Setup of run A:
## flappy_core
module flappy_core(
	input clk,
	input resetn,
	input go,
	input stop,
	input jump,
	input [1:0] sw,
	output [7:0] x,
	output [6:0] y,
	output [2:0] colour,
	output [7:0] HEX0,
	output [7:0] HEX1,
	output [7:0] HEX2,
	output [7:0] HEX3,
	output [14:0] LEDR
	);
For scale: about 16000 cells after synthesis.
clock: 13.2 ns
lec_check: 0
abc_area: 1
cap_margin: 40
cell_pad_in_sites_detail_placement: 1
cell_pad_in_sites_global_placement: 2
core_aspect_ratio: 1.67
core_margin: 2
core_utilization: 54
cts_cluster_diameter: 43
cts_cluster_size: 41
gpl_routability_driven: 0
gpl_timing_driven: 0
max_routing_layer: met5
min_routing_layer: met2
place_density_lb_addon: 0.17
setup_slack_margin: 3.32
slew_margin: 20
run.sh (not shown) runs the stock make flow with config.mk's settings and CLKGATE_MAP_FILE=.
The flow ended early for run A: it failed with a tool error in global placement without I/O.
#### Input delta (run B over run A)
- PLACE_DENSITY_LB_ADDON: 0.17 -> unset
- CTS_CLUSTER_SIZE: 41 -> unset
- CTS_CLUSTER_DIAMETER: 43 -> unset
- ABC_AREA: 1 -> unset
- CORE_ASPECT_RATIO: 1.67 -> unset
- MIN_ROUTING_LAYER: met2 -> unset
- SETUP_SLACK_MARGIN: 3.32 -> unset
- CAP_MARGIN: 40 -> 20
- GPL_TIMING_DRIVEN: 0 -> unset
- GPL_ROUTABILITY_DRIVEN: 0 -> unset
- CORE_UTILIZATION: 54 -> 60
- CELL_PAD_IN_SITES_GLOBAL_PLACEMENT: 2 -> unset
- CELL_PAD_IN_SITES_DETAIL_PLACEMENT: 1 -> unset
- PLACE_DENSITY: unset -> 0.6
- MAX_ROUTING_LAYER: met5 -> unset
- the clock period (ns, I/O delays scaled along): 13.2 -> 11.6
## What came out
Comparing run B against run A, there is no change at all in fraction of registers with async set or reset after synthesis.
Of run B and run A, the run reporting the lower floorplan core density was run A.
| basic-gate share of the synthesized area counting and, or, nand and nor cells | run B vs run A | 0.37 points lower |
[compare] base=run A new=run B: fraction of the yosys area taken by sequential cells went down, die width went up, synthesized cell count went down, Yosys chip area went up, number of rows in the core area went down.
Run B -> stages 100% | layout checks FAIL | negative setup slack
Input changes introduced in run C (baseline for comparison: run B):
- ABC_AREA now 1, previously not set
- PLACE_DENSITY_LB_ADDON now 0.03, previously not set
- PLACE_DENSITY no longer set, was 0.6
- CTS_CLUSTER_DIAMETER now 294, previously not set
- CORE_UTILIZATION now 64, was 60
- the clock period (ns, I/O delays scaled along) now 12.3, was 11.6
[summary]
Taking run B as the reference, in run C first-iteration DRC count rose by 959, share of total power in the clock network fell by 1.5 points, finished layout cell area now smaller, total global-route track usage shows an increase of 2.3 points, share of power burned in registers now smaller.
Power on run C is down relative to run B.
Status run C: flow complete, layout not clean - negative setup slack
Run C vs run B on average size of a mapped cell: run C is the lower one.
Compared to run B, run C has via density per instance 1.2% higher.
Run C vs run B, multi-input combinational cell area went down by 1500 µm².
Relative to run B, the number of placement rows of run C is lower by 7.
Here is what was changed in the inputs of run D compared with run C.
- setting SETUP_SLACK_MARGIN to 3.41 for the first time
- setting CTS_CLUSTER_SIZE to 14 for the first time
- changing CTS_CLUSTER_DIAMETER from 294 to 380
- changing PLACE_DENSITY_LB_ADDON from 0.03 to 0.08
- changing CORE_UTILIZATION from 64 to 72
- changing the clock period (ns, I/O delays scaled along) from 12.3 to 12.0
Results
Finished, but not clean: run D, with negative setup slack.
In run D relative to run C, final area had gone down by a few percent.
Across both runs, multi-input logic portion of the cell area was higher for run D than for run C.
Comparing run D and run C, the lower largest net degree at the start of global routing was measured on run D.


Setup of juniper:
Starting RTL as in the previous note.
clock: 20.0 ns
lec_check: 0
cap_margin: 30
cell_pad_in_sites_detail_placement: 1
cell_pad_in_sites_global_placement: 1
core_margin: 2
core_utilization: 45
cts_cluster_diameter: 20
place_density: 0.6
slew_margin: 20
juniper went all the way through synthesis, placement and routing and the layout is clean on timing, DRC and antenna.
Changes in garnet relative to juniper:
==> flow/config.mk <==
export PLATFORM = sky130hd
export DESIGN_NAME = flappy_core
export DESIGN_NICKNAME = flappy_core
export VERILOG_FILES = /design/flow/design.v
export SDC_FILE = /design/flow/constraint.sdc
export NUM_CORES = 4
export LEC_CHECK = 0
export CAP_MARGIN = 20
export CORE_MARGIN = 2
export CORE_UTILIZATION = 67
export SLEW_MARGIN = 20
==> flow/constraint.sdc <==
create_clock -name core_clock -period 10.6 [get_ports {clk}]
set_input_delay 2.1200 -clock core_clock [delete_from_list [all_inputs] [get_ports {clk}]]
set_output_delay 2.1200 -clock core_clock [all_outputs]
set_load 0.01 [all_outputs]
## What came out
Looking at the reports, juniper completed the entire flow and the layout it produced met the timing, design-rule and antenna checks.
Status garnet: flow complete, layout not clean - setup timing
Against juniper as the reference, garnet delivers a higher logic share of the area.
Lower total number of placement rows was reported by garnet, not juniper.
On internal portion of total power, garnet and juniper are neck and neck.
Looking at vertical die dimension, garnet sits 18% below juniper.
Of garnet and juniper, the run reporting the higher clock network latency to the later pin of the worst-skew pair was juniper.
juniper has higher clock-buffer cell count than garnet.
## Diff of input files: quartz against garnet
diff --git a/flow/config.mk b/flow/config.mk
--- a/flow/config.mk
+++ b/flow/config.mk
@@ -9,3 +9,4 @@
 export CORE_MARGIN = 2
-export CORE_UTILIZATION = 67
+export CORE_UTILIZATION = 45
+export PLACE_DENSITY = 0.6
 export SLEW_MARGIN = 20
==> flow/constraint.sdc <==
create_clock -name core_clock -period 19.1 [get_ports {clk}]
set_input_delay 3.8200 -clock core_clock [delete_from_list [all_inputs] [get_ports {clk}]]
set_output_delay 3.8200 -clock core_clock [all_outputs]
set_load 0.01 [all_outputs]
Results
quartz | stages: all done | timing, DRC, antenna: all pass
Between garnet and quartz, the cell count went up.
[quartz vs garnet] global-route usage: lower in quartz
Going from garnet to quartz, clock tree buffer count of the final layout increased by 58 relative to the old numbers, maximum clock path buffer count shows no meaningful change, post-layout period usage of the worst path has decreased, clock network fraction of design power increased by 2.1 points relative to the old numbers, total power decreased by 11 mW relative to the old numbers.
quartz vs garnet: final worst setup slack up
The arrival time reported for the critical path endpoint reported for quartz is greater than that of garnet by 1.25 ns.
The inputs of harbor differ from those of quartz as listed below.
diff --git a/flow/config.mk b/flow/config.mk
--- a/flow/config.mk
+++ b/flow/config.mk
@@ -7,6 +7,7 @@
 export LEC_CHECK = 0
+export ABC_AREA = 1
 export CAP_MARGIN = 20
 export CORE_MARGIN = 2
-export CORE_UTILIZATION = 45
-export PLACE_DENSITY = 0.6
+export CORE_UTILIZATION = 72
+export CTS_CLUSTER_SIZE = 74
 export SLEW_MARGIN = 20
==> flow/constraint.sdc <==
create_clock -name core_clock -period 10.6 [get_ports {clk}]
set_input_delay 2.1200 -clock core_clock [delete_from_list [all_inputs] [get_ports {clk}]]
set_output_delay 2.1200 -clock core_clock [all_outputs]
set_load 0.01 [all_outputs]
## What came out
- In the reports for harbor and quartz, the smaller number of cells traversed by the worst hold path belongs to harbor.
- harbor finished all stages; layout check result: FAIL, due to setup timing.
- Compared with quartz, harbor shows combined area of all synthesized cells lower by 0.85%.
- Changes observed in harbor relative to quartz: routed wire length rose 4300 µm, tally of non-filler cells in the final layout went down, share of the core filled with cells went up, logic share of the area stayed essentially flat, total negative setup slack lower.
- Comparing harbor and quartz, the higher worst hold slack across all endpoints was measured on harbor.
- Against quartz, total power in harbor came out worse.
- NOTE: row count in harbor falls short of that of quartz
No activity file was given, so power comes from the tool's default toggle rates.
